Design eth_rx, start of the top module:
module eth_rx (
    input wire i_clk,
    input wire i_reset,
    input wire [31:0] i_xver_rx_data,
    output logic [31:0] m00_axis_tdata,
    output logic [3:0] m00_axis_tkeep,
    output logic m00_axis_tvalid,
    output logic m00_axis_tlast,
    output logic m00_axis_tuser
);
For scale: roughly 430 flip-flops, ~73 I/O pins, roughly 36000 um2 of cells after synthesis.
make LEC_CHECK=0 ABC_AREA=1 CAP_MARGIN=20 CORE_ASPECT_RATIO=0.5 CORE_MARGIN=2 CORE_UTILIZATION=72 CTS_CLUSTER_DIAMETER=321 CTS_CLUSTER_SIZE=98 SLEW_MARGIN=20 TNS_END_PERCENT=10 finish   # period 2.78 ns
run.sh (not shown) runs the stock make flow with config.mk's settings and CLKGATE_MAP_FILE=.
The starting point ended with an error in 5_1_grt.
Rerun with:
ABC_AREA = unset   (was 1)
CORE_ASPECT_RATIO = unset   (was 0.5)
CORE_UTILIZATION = 33   (was 72)
CTS_CLUSTER_DIAMETER = unset   (was 321)
CTS_CLUSTER_SIZE = unset   (was 98)
TNS_END_PERCENT = unset   (was 10)
clock period = 8.65 ns   (was 2.78 ns; I/O delays follow)
The new run finished clean.
Area after synthesis is higher by a few percent.
Die size goes up by well over a third.
Synthesized cell count shrinks by about a fifth.

* * *

job 2686:
eth_rx again, from the RTL that the note above started with.
export LEC_CHECK = 0
export ABC_AREA = 1
export CAP_MARGIN = 35
export CELL_PAD_IN_SITES_DETAIL_PLACEMENT = 1
export CELL_PAD_IN_SITES_GLOBAL_PLACEMENT = 1
export CORE_ASPECT_RATIO = 0.81
export CORE_MARGIN = 2
export CORE_UTILIZATION = 56
export CTS_CLUSTER_DIAMETER = 215
export GPL_TIMING_DRIVEN = 1
export MAX_ROUTING_LAYER = met4
export SLEW_MARGIN = 20
create_clock -name core_clock -period 6.5 [get_ports {i_clk}]
The log for job 2686 ends in 5_1_grt with error GRT-0232, so the run never completed.
Setup changes, job 2686 to job 4316
Settings: swapping 35 for 20 in CAP_MARGIN; clearing CELL_PAD_IN_SITES_GLOBAL_PLACEMENT, which used to be 1; clearing ABC_AREA, which used to be 1; clearing CELL_PAD_IN_SITES_DETAIL_PLACEMENT, which used to be 1; swapping 56 for 68 in CORE_UTILIZATION; putting CTS_CLUSTER_SIZE at 20 where nothing was set; clearing GPL_TIMING_DRIVEN, which used to be 1; putting SETUP_SLACK_MARGIN at -0.31 where nothing was set; clearing CORE_ASPECT_RATIO, which used to be 0.81; clearing CTS_CLUSTER_DIAMETER, which used to be 215; clearing MAX_ROUTING_LAYER, which used to be met4; swapping 6.5 for 5.05 in the clock period (ns, I/O delays scaled along).
[summary]
Job 4316 finished all stages; however, its layout fails the closing checks, the failures being setup timing.
Higher die area among job 2686 and job 4316: job 2686
Job 4316 vs job 2686, compound-cell area share of the yosys netlist went up by 0.26 points.
Job 2686 → job 4316: placer's final routability congestion estimate held steady; multiplexer fraction of the synthesized cell area higher; total of buffers placed on input and output ports roughly the same; count of cells resized by post-cts repair now larger; number of nets at floorplan decreased by about 23% relative to the old numbers.
Synthesized cell count: job 4316 < job 2686
### job 4316 -> job 2172
Settings: SETUP_SLACK_MARGIN: -0.31 -> unset; CORE_UTILIZATION: 68 -> 40; CTS_CLUSTER_SIZE: 20 -> unset; the clock period (ns, I/O delays scaled along): 5.05 -> 6.29.
==> comparison <==
- Job 2172 went all the way through the flow, and no timing, DRC or antenna check failed.
- Looking at final setup TNS, job 2172 sits 0.55 ns above job 4316.
- The core of job 2172 is less densely filled than that of job 4316.
- Between job 2172 and job 4316, number of placement rows is lower for job 4316, job 2172 comes in above that.
- Going from job 4316 to job 2172, total power after layout went down by 2.5 mW, number of hold-slack violations in the final timing report was more or less identical, maximum resistive drop on vdd went down by about 45%, number of antenna repair diodes went down by 4.
- Looking at final design area excluding fillers, job 2172 sits below job 4316.
- Compared job 2172 vs job 4316, and amount of wire on met2 after detailed routing is up in job 2172.
- Final standard cell count with taps included and fillers excluded delta for job 2172 relative to job 4316: 2.4% higher
- Looking at top routing layer in use, the met5 result is from job 4316; the met4 one comes from job 2172.
> inputs changed (job 2172 -> job 7784)
Settings: CTS_CLUSTER_SIZE: unset -> 20; PLACE_DENSITY: unset -> 0.66; HOLD_SLACK_MARGIN: unset -> 0.3; SETUP_SLACK_MARGIN: unset -> -0.31; CORE_UTILIZATION: 40 -> 72; the clock period (ns, I/O delays scaled along): 6.29 -> 5.05.
## What came out
Starting density of the core (lower): job 2172. As far as number of maximum-capacitance violations goes, job 2172 and job 7784 are indistinguishable; the numbers are identical. Detailed-routed wire length on met2 (lower): job 7784. Every stage of job 7784 finished as expected; the final checks, on the other hand, flagged setup timing, which means the layout fails. [diff] final period demand of the worst path, job 7784 relative to job 2172: improvement. Job 7784 vs. job 2172: critical-path maximum fanout went down by 4. Looking at global-route usage across job 7784 and job 2172, the one that comes out lower is job 2172. Job 7784 vs job 2172: final sum of negative setup slack down in job 7784. Count of buffers not belonging to the clock network in the layout, job 7784 and job 2172, higher one = job 7784. Async set-or-reset flop fraction in the synthesized netlist came out exactly the same in job 7784 and job 2172. Diff job 2172 -> job 7784 | cell area after layout | up by a few percent.
Setup changes, job 7784 to job 6106
Settings: SETUP_SLACK_MARGIN: -0.31 -> unset; PLACE_DENSITY: 0.66 -> unset; CORE_UTILIZATION: 72 -> 40; CTS_CLUSTER_SIZE: 20 -> unset; HOLD_SLACK_MARGIN: 0.3 -> unset; the clock period (ns, I/O delays scaled along): 5.05 -> 6.5.
Notes after the runs:
Across job 7784 and job 6106, a clean result was obtained everywhere but in job 7784.
Job 7784: flow complete, layout not clean; failing: setup timing
Between job 7784 and job 6106, the flow reports die area increasing by more than half.
In the metrics for job 7784 and job 6106, the one carrying the higher combinational power share is job 7784.
Highest metal layer with signal wires = met5: job 7784; highest metal layer with signal wires = met4: job 6106
Between job 7784 and job 6106, the total routed wirelength is lower for job 6106.
Compared to job 7784, job 6106 leaves more free space in the core.
[compare] base=job 7784 new=job 6106: clock power lost about 19%, cell count picked up an extra 201, global-route usage lost 28 points, area growth from synthesis to final layout lost 5.4 points.
#### Input delta (job 5772 over job 6106)
Settings: setting SETUP_SLACK_MARGIN to 1.32 for the first time; setting CTS_CLUSTER_DIAMETER to 29 for the first time; changing CORE_UTILIZATION from 40 to 68; changing the clock period (ns, I/O delays scaled along) from 6.5 to 5.97.
### Flow results
Job 5772 never completed, since it errored out during 5_1_grt. Worst setup slack before clock tree synthesis: job 5772 vs job 6106 down 0.11 ns. Job 6106 has higher cell area after placement than job 5772. [job 5772 vs job 6106] initial core utilization: higher in job 5772. Compared with job 6106, die outline area in job 5772 decreased by more than a quarter. Final HPWL from detailed placement: higher on job 6106.

* * *

eth_rx again, from the RTL that the note above started with.
Settings: LEC_CHECK=0, ABC_AREA=1, CAP_MARGIN=40, CORE_MARGIN=2, CORE_UTILIZATION=72, CTS_CLUSTER_DIAMETER=374, CTS_CLUSTER_SIZE=98, SLEW_MARGIN=20, TNS_END_PERCENT=10; clock period 3.3 ns.
The first run died in global routing (GRT-0116).
Change:
- ABC_AREA: 1 -> default
- CAP_MARGIN: 40 -> 20
- CORE_UTILIZATION: 72 -> 40
- CTS_CLUSTER_DIAMETER: 374 -> default
- CTS_CLUSTER_SIZE: 98 -> default
- TNS_END_PERCENT: 10 -> default
- clock period: 3.3 -> 6.16 ns (I/O delays scaled with it)
=> Now the flow passed the timing, DRC and antenna checks. Die area goes up by well over a third. Area after synthesis goes up by a few percent. Synthesized cell count goes down by about a fifth.
Change:
- CORE_UTILIZATION: 40 -> 69
- MAX_ROUTING_LAYER: default -> met4
- SETUP_SLACK_MARGIN: default -> 1.4
- TNS_END_PERCENT: default -> 100
- clock period: 6.16 -> 6.22 ns (I/O delays scaled with it)
What happened: The new run went through all stages and came out clean. Sequential share of layout area came out lower by 0.38 points. Area after synthesis stays the same. Utilization went up by 35 points. Via count came out higher by roughly a tenth. Cell area went up by a few percent. Total power fell slightly. Combinational power goes up by a few percent. Sequential cell count does not change.
Change:
- CORE_MARGIN: 2 -> 10
- GPL_ROUTABILITY_DRIVEN: default -> 0
- MIN_ROUTING_LAYER: default -> met2
=>
- The new run never finished: it broke off in global routing
- die area climbs by about 14%
- synthesized area does not change
- synthesized cell count stays the same
Change:
- CORE_MARGIN: 10 -> 2
- CORE_UTILIZATION: 69 -> 29
- GPL_ROUTABILITY_DRIVEN: 0 -> default
- MAX_ROUTING_LAYER: met4 -> default
- MIN_ROUTING_LAYER: met2 -> default
- SETUP_SLACK_MARGIN: 1.4 -> default
- TNS_END_PERCENT: 100 -> default
- clock period: 6.22 -> 9.5 ns (I/O delays scaled with it)
What happened:
- Now the flow went through all stages and came out clean
- synthesized area does not change
- die area came out higher by about 100%
- synthesized cell count stays the same

* * *

eth_rx again, from the RTL that the note above started with.
export LEC_CHECK = 0
export ABC_AREA = 1
export CAP_MARGIN = 10
export CORE_MARGIN = 2
export CORE_UTILIZATION = 72
export CTS_CLUSTER_DIAMETER = 138
export CTS_CLUSTER_SIZE = 53
export HOLD_SLACK_MARGIN = 0.07
export PLACE_DENSITY = 0.63
export SETUP_SLACK_MARGIN = 0.28
export SLEW_MARGIN = 20
create_clock -name core_clock -period 3.56 [get_ports {i_clk}]
The baseline died in global routing (5_1_grt).
Then changed:
- ABC_AREA: 1 -> default
- CAP_MARGIN: 10 -> 20
- CORE_UTILIZATION: 72 -> 61
- CTS_CLUSTER_DIAMETER: 138 -> default
- CTS_CLUSTER_SIZE: 53 -> default
- HOLD_SLACK_MARGIN: 0.07 -> default
- PLACE_DENSITY: 0.63 -> default
- SETUP_SLACK_MARGIN: 0.28 -> 1.32
- clock period: 3.56 -> 4.79 ns (I/O delays scaled with it)
The new run finished with setup timing left.
Synthesized cell count falls by 23%.
Area after synthesis rises by 2.3%.
Die size rises by 20%.
Then changed:
- CORE_UTILIZATION: 61 -> 70
- CTS_CLUSTER_DIAMETER: default -> 339
- CTS_CLUSTER_SIZE: default -> 20
- MAX_ROUTING_LAYER: default -> met4
- PLACE_DENSITY: default -> 0.64
- SETUP_SLACK_MARGIN: 1.32 -> default
- clock period: 4.79 -> 4.69 ns (I/O delays scaled with it)
- The changed run produced a layout that fails on setup timing
- worst setup slack degrades by 0.46 ns
- combinational power decreases by a few percent
- clock-buffer cell count goes down by 37
- total power drops by roughly a tenth
- first-iteration DRC count rose by well over a third
- final area went down by a little under a tenth
- die size fell by roughly a tenth
- core utilization went up by 5.1 points
- non-clock buffer count fell by 102

* * *

yarrow:
eth_rx again, from the RTL that the note above started with.
Design eth_rx, start of the top module:
module eth_rx (
    input wire i_clk,
    input wire i_reset,
    input wire [31:0] i_xver_rx_data,
    output logic [31:0] m00_axis_tdata,
    output logic [3:0] m00_axis_tkeep,
    output logic m00_axis_tvalid,
    output logic m00_axis_tlast,
    output logic m00_axis_tuser
);
Settings: LEC_CHECK=0, ABC_AREA=1, CAP_MARGIN=20, CELL_PAD_IN_SITES_DETAIL_PLACEMENT=0, CORE_MARGIN=2, CORE_UTILIZATION=68, CTS_CLUSTER_DIAMETER=354, GPL_TIMING_DRIVEN=1, HOLD_SLACK_MARGIN=0.29, PLACE_DENSITY_LB_ADDON=0.06, SLEW_MARGIN=20, TNS_END_PERCENT=5; clock period 8.38 ns.
Edits applied to the flow inputs when going from yarrow to garnet:
# yarrow
export LEC_CHECK = 0
export ABC_AREA = 1
export CAP_MARGIN = 20
export CELL_PAD_IN_SITES_DETAIL_PLACEMENT = 0
export CORE_MARGIN = 2
export CORE_UTILIZATION = 68
export CTS_CLUSTER_DIAMETER = 354
export GPL_TIMING_DRIVEN = 1
export HOLD_SLACK_MARGIN = 0.29
export PLACE_DENSITY_LB_ADDON = 0.06
export SLEW_MARGIN = 20
export TNS_END_PERCENT = 5
create_clock -name core_clock -period 8.38 [get_ports {i_clk}]
# garnet
export LEC_CHECK = 0
export CAP_MARGIN = 20
export CELL_PAD_IN_SITES_DETAIL_PLACEMENT = 0
export CORE_MARGIN = 2
export CORE_UTILIZATION = 72
export CTS_CLUSTER_DIAMETER = 350
export CTS_CLUSTER_SIZE = 20
export GPL_TIMING_DRIVEN = 1
export MAX_ROUTING_LAYER = met4
export PLACE_DENSITY = 0.64
export SLEW_MARGIN = 20
create_clock -name core_clock -period 5.33 [get_ports {i_clk}]
[summary]
Looking at final cell area excluding filler cells, garnet sits above yarrow. Between yarrow and garnet, first-pass GRT wire length is lower for garnet, yarrow comes in above that. garnet finished every stage; the final checks, however, were not passed, the failures being setup timing. Sort yarrow and garnet by floorplan row count, descending, and yarrow comes first. From yarrow to garnet the numbers moved as follows: non-filler instance count after layout now sits lower; clock skew fell 0.016 ns. yarrow ended up with term_loc[2] as its startpoint of the most critical setup path; garnet ended up with u_rx.rx_crc_input_del[0]. TritonCTS buffer count delta for garnet relative to yarrow: 44% lower. garnet vs. yarrow: mean routed wirelength per cell went up, area share of xor/xnor cells in the synthesized design went up, clock edge transition at the registers on the reported setup and hold paths went up, clock period minus worst slack went down, number of detailed-route iterations in the first pass went up.
### garnet -> onyx
# garnet
export LEC_CHECK = 0
export CAP_MARGIN = 20
export CELL_PAD_IN_SITES_DETAIL_PLACEMENT = 0
export CORE_MARGIN = 2
export CORE_UTILIZATION = 72
export CTS_CLUSTER_DIAMETER = 350
export CTS_CLUSTER_SIZE = 20
export GPL_TIMING_DRIVEN = 1
export MAX_ROUTING_LAYER = met4
export PLACE_DENSITY = 0.64
export SLEW_MARGIN = 20
create_clock -name core_clock -period 5.33 [get_ports {i_clk}]
# onyx
export LEC_CHECK = 0
export CAP_MARGIN = 20
export CELL_PAD_IN_SITES_DETAIL_PLACEMENT = 0
export CORE_MARGIN = 2
export CORE_UTILIZATION = 47
export GPL_TIMING_DRIVEN = 1
export HOLD_SLACK_MARGIN = 0.25
export PLACE_DENSITY_LB_ADDON = 0.06
export SLEW_MARGIN = 20
create_clock -name core_clock -period 5.76 [get_ports {i_clk}]
Results
garnet and onyx: one clean run, onyx; the rest did not finish clean.
Lower post-route setup TNS was reported by garnet, not onyx.
In the flow results for garnet and onyx, the sequential power is larger on garnet.
Taking onyx over garnet, the power ratio works out to 1.07.
Between onyx and garnet, it is onyx whose combinational share of power is lower, by 7.0 points.

* * *

eth_rx again, from the RTL that the note above started with.
export LEC_CHECK = 0
export ABC_AREA = 1
export CAP_MARGIN = 10
export CORE_MARGIN = 2
export CORE_UTILIZATION = 72
export CTS_CLUSTER_DIAMETER = 138
export CTS_CLUSTER_SIZE = 53
export PLACE_DENSITY = 0.63
export SLEW_MARGIN = 20
create_clock -name core_clock -period 3.56 [get_ports {i_clk}]
The first run stopped in global routing (5_1_grt).
Then changed:
- ABC_AREA: 1 -> unset
- CAP_MARGIN: 10 -> 20
- CTS_CLUSTER_DIAMETER: 138 -> 321
- CTS_CLUSTER_SIZE: 53 -> 98
- PLACE_DENSITY: 0.63 -> unset
- clock period: 3.56 -> 4.5 ns (I/O delays scaled with it)
The new run died in global routing (5_1_grt) on GRT-0232.
Die size grows by 2.3%.
Synthesized area is higher by 2.3%.
Synthesized cell count decreases by about 23%.
Then changed:
- ABC_AREA: unset -> 1
- CORE_ASPECT_RATIO: unset -> 1.32
- PLACE_DENSITY: unset -> 0.42
- TNS_END_PERCENT: unset -> 10
- clock period: 4.5 -> 2.78 ns (I/O delays scaled with it)
After rerunning: The changed run failed in global routing (5_1_grt) on GRT-0116; area after synthesis decreases by 2.3%; die size went down by 2.2%; synthesized cell count increases by 30%.
Then changed:
- CORE_ASPECT_RATIO: 1.32 -> unset
- PLACE_DENSITY: 0.42 -> unset
- PLACE_DENSITY_LB_ADDON: unset -> 0.04
- SETUP_SLACK_MARGIN: unset -> -0.29
What happened: The new run died in global routing (5_1_grt) on GRT-0116. Area after synthesis does not change. Synthesized cell count is unchanged. Die area stays flat.
Power and IR drop assume default switching activity.
